==> run a: inputs <==
## axilite
module axilite(
    input clk, reset, trigger, ARREADY, RVALID, AWREADY, WREADY, BVALID,
    input[4:0] length,
    input[31:0] source_address, destination_address, RDATA,
    output reg done, ARVALID, RREADY, AWVALID, WVALID, BREADY,
    output reg[31:0] ARADDR, AWADDR, WDATA,
    output reg[4:0] r_count, w_count);
clock: 3.12 ns
lec_check: 0
cap_margin: 20
core_margin: 2
core_utilization: 67
slew_margin: 20
run.sh (not shown) runs the stock make flow with config.mk's settings and CLKGATE_MAP_FILE=.
==> run b (differences from run a) <==
CORE_UTILIZATION = 72   (was 67)
CTS_CLUSTER_DIAMETER = 362   (was unset)
CTS_CLUSTER_SIZE = 15   (was unset)
SETUP_SLACK_MARGIN = -0.18   (was unset)
==> flow/constraint.sdc (replaced) <==
create_clock -name core_clock -period 1.77 [get_ports {clk}]
set_input_delay 0.3540 -clock core_clock [delete_from_list [all_inputs] [get_ports {clk}]]
set_output_delay 0.3540 -clock core_clock [all_outputs]
set_load 0.01 [all_outputs]
==> comparison <==
Run a completed without violations. Run b finished with setup timing left. Between run a and run b, the lower sequential share of layout area is in run b (gap 3.0 points). Between run a and run b, the lower setup slack is in run b (gap 1.2 ns). Synthesized cell count is the same in run a and run b. Of run b and run a, run b has the higher non-clock buffer count (gap 264). Fmax: run b is higher than run a (about 6%). Sequential cell count is the same in run a and run b.

========
==> 02-23 <==
axilite again, from the RTL that the note above started with.
clock: 2.05 ns
lec_check: 0
cap_margin: 0
cell_pad_in_sites_detail_placement: 1
cell_pad_in_sites_global_placement: 2
core_margin: 2
core_utilization: 21
gpl_routability_driven: 0
min_routing_layer: met2
slew_margin: 40
==> 07-13: changes against 02-23 <==
==> flow/config.mk (replaced) <==
export PLATFORM = sky130hd
export DESIGN_NAME = axilite
export DESIGN_NICKNAME = axilite
export VERILOG_FILES = /design/flow/design.v
export SDC_FILE = /design/flow/constraint.sdc
export NUM_CORES = 4
export LEC_CHECK = 0
export ABC_AREA = 1
export CAP_MARGIN = 20
export CELL_PAD_IN_SITES_DETAIL_PLACEMENT = 0
export CORE_ASPECT_RATIO = 1.13
export CORE_MARGIN = 2
export CORE_UTILIZATION = 70
export CTS_CLUSTER_DIAMETER = 27
export CTS_CLUSTER_SIZE = 49
export PLACE_DENSITY = 0.82
export SETUP_SLACK_MARGIN = 0.47
export SLEW_MARGIN = 20
==> flow/constraint.sdc (replaced) <==
create_clock -name core_clock -period 1.78 [get_ports {clk}]
set_input_delay 0.3560 -clock core_clock [delete_from_list [all_inputs] [get_ports {clk}]]
set_output_delay 0.3560 -clock core_clock [all_outputs]
set_load 0.01 [all_outputs]
==> 09-02: changes against 02-23 <==
==> flow/config.mk (replaced) <==
export PLATFORM = sky130hd
export DESIGN_NAME = axilite
export DESIGN_NICKNAME = axilite
export VERILOG_FILES = /design/flow/design.v
export SDC_FILE = /design/flow/constraint.sdc
export NUM_CORES = 4
export LEC_CHECK = 0
export CAP_MARGIN = 20
export CORE_MARGIN = 2
export CORE_UTILIZATION = 72
export CTS_CLUSTER_SIZE = 47
export HOLD_SLACK_MARGIN = -0.04
export SETUP_SLACK_MARGIN = -0.19
export SLEW_MARGIN = 20
==> flow/constraint.sdc (replaced) <==
create_clock -name core_clock -period 2.59 [get_ports {clk}]
set_input_delay 0.5180 -clock core_clock [delete_from_list [all_inputs] [get_ports {clk}]]
set_output_delay 0.5180 -clock core_clock [all_outputs]
set_load 0.01 [all_outputs]
==> 12-11: changes against 02-23 <==
==> flow/config.mk (replaced) <==
export PLATFORM = sky130hd
export DESIGN_NAME = axilite
export DESIGN_NICKNAME = axilite
export VERILOG_FILES = /design/flow/design.v
export SDC_FILE = /design/flow/constraint.sdc
export NUM_CORES = 4
export LEC_CHECK = 0
export CAP_MARGIN = 20
export CORE_MARGIN = 2
export CORE_UTILIZATION = 31
export SLEW_MARGIN = 20
==> flow/constraint.sdc (replaced) <==
create_clock -name core_clock -period 4.12 [get_ports {clk}]
set_input_delay 0.8240 -clock core_clock [delete_from_list [all_inputs] [get_ports {clk}]]
set_output_delay 0.8240 -clock core_clock [all_outputs]
set_load 0.01 [all_outputs]
==> qor.csv <==
metric,value,unit
outcome,finished with violations,
failed_checks,negative setup slack,
gr-usage-met1,0,%
initCoreUtil,21.2,%
min_path_cells,3,
ff_count,682,
ys_sh_simple,15.8,%
setup_violations,241,
fin_crit,2.66,ns
worstSetupEndpointType,flop,
mux_area_share,8.72,%
seq_area,0.0198,mm²
worst_clock_skew,0.0238,ns
wire_per_inst,22.7,µm
placementRows,140,
finalClockPeriodUsage,130,%
setup_ws,-0.611,ns
(the above is from 02-23)
==> qor.csv <==
metric,value,unit
outcome,aborted with a tool error,
stop_stage,global routing (5_1_grt),
error,[ERROR GRT-0232] Routing congestion too high. Check the congestion heatmap in the GUI.,
synth-compound-area-share,3.16,%
track_usage,92.3,%
overflow,900,
placementRows,83,
initCoreUtil,70.8,%
gr-usage-met1,90.1,%
place_area,0.0367,mm²
core,0.0454,mm²
mux_area_share,0,%
(the above is from 07-13)
==> qor.csv <==
metric,value,unit
placementRows,75,
wire_per_inst,25.6,µm
ff_count,682,
grt_use_met2,60.9,%
outcome,finished with violations,
min_path_cells,0,
initCoreUtil,73.4,%
critPathMostFrequentCell,ha_4,
ys_sh_simple,15.8,%
post-route-util,87.8,%
intPower,18400,µW
seq_area,0.0198,mm²
fin_crit,2.80,ns
worst_clock_skew,0.0300,ns
power_frac_comb,5.2,%
failed_checks,negative setup slack,
setup_ws,-0.207,ns
setup_violations,1,
(the above is from 09-02)
==> qor.csv <==
metric,value,unit
outcome,no timing/DRC/antenna violations,
worst_clock_skew,0.0324,ns
mux_area_share,8.72,%
gr-usage-met1,21.4,%
finalClockPeriodUsage,75.1,%
ys_sh_simple,15.8,%
worstSetupEndpointType,flop,
core,0.0986,mm²
post_cts_buffers,0,
holdWs,0.430,ns
seq_area,0.0197,mm²
min_path_cells,0,
ff_count,682,
netlist_area,0.0309,mm²
fin_setup_tns,0,ns
placementRows,115,
initCoreUtil,31.4,%
wire_per_inst,21.0,µm
setup_ws,1.03,ns
(the above is from 12-11)
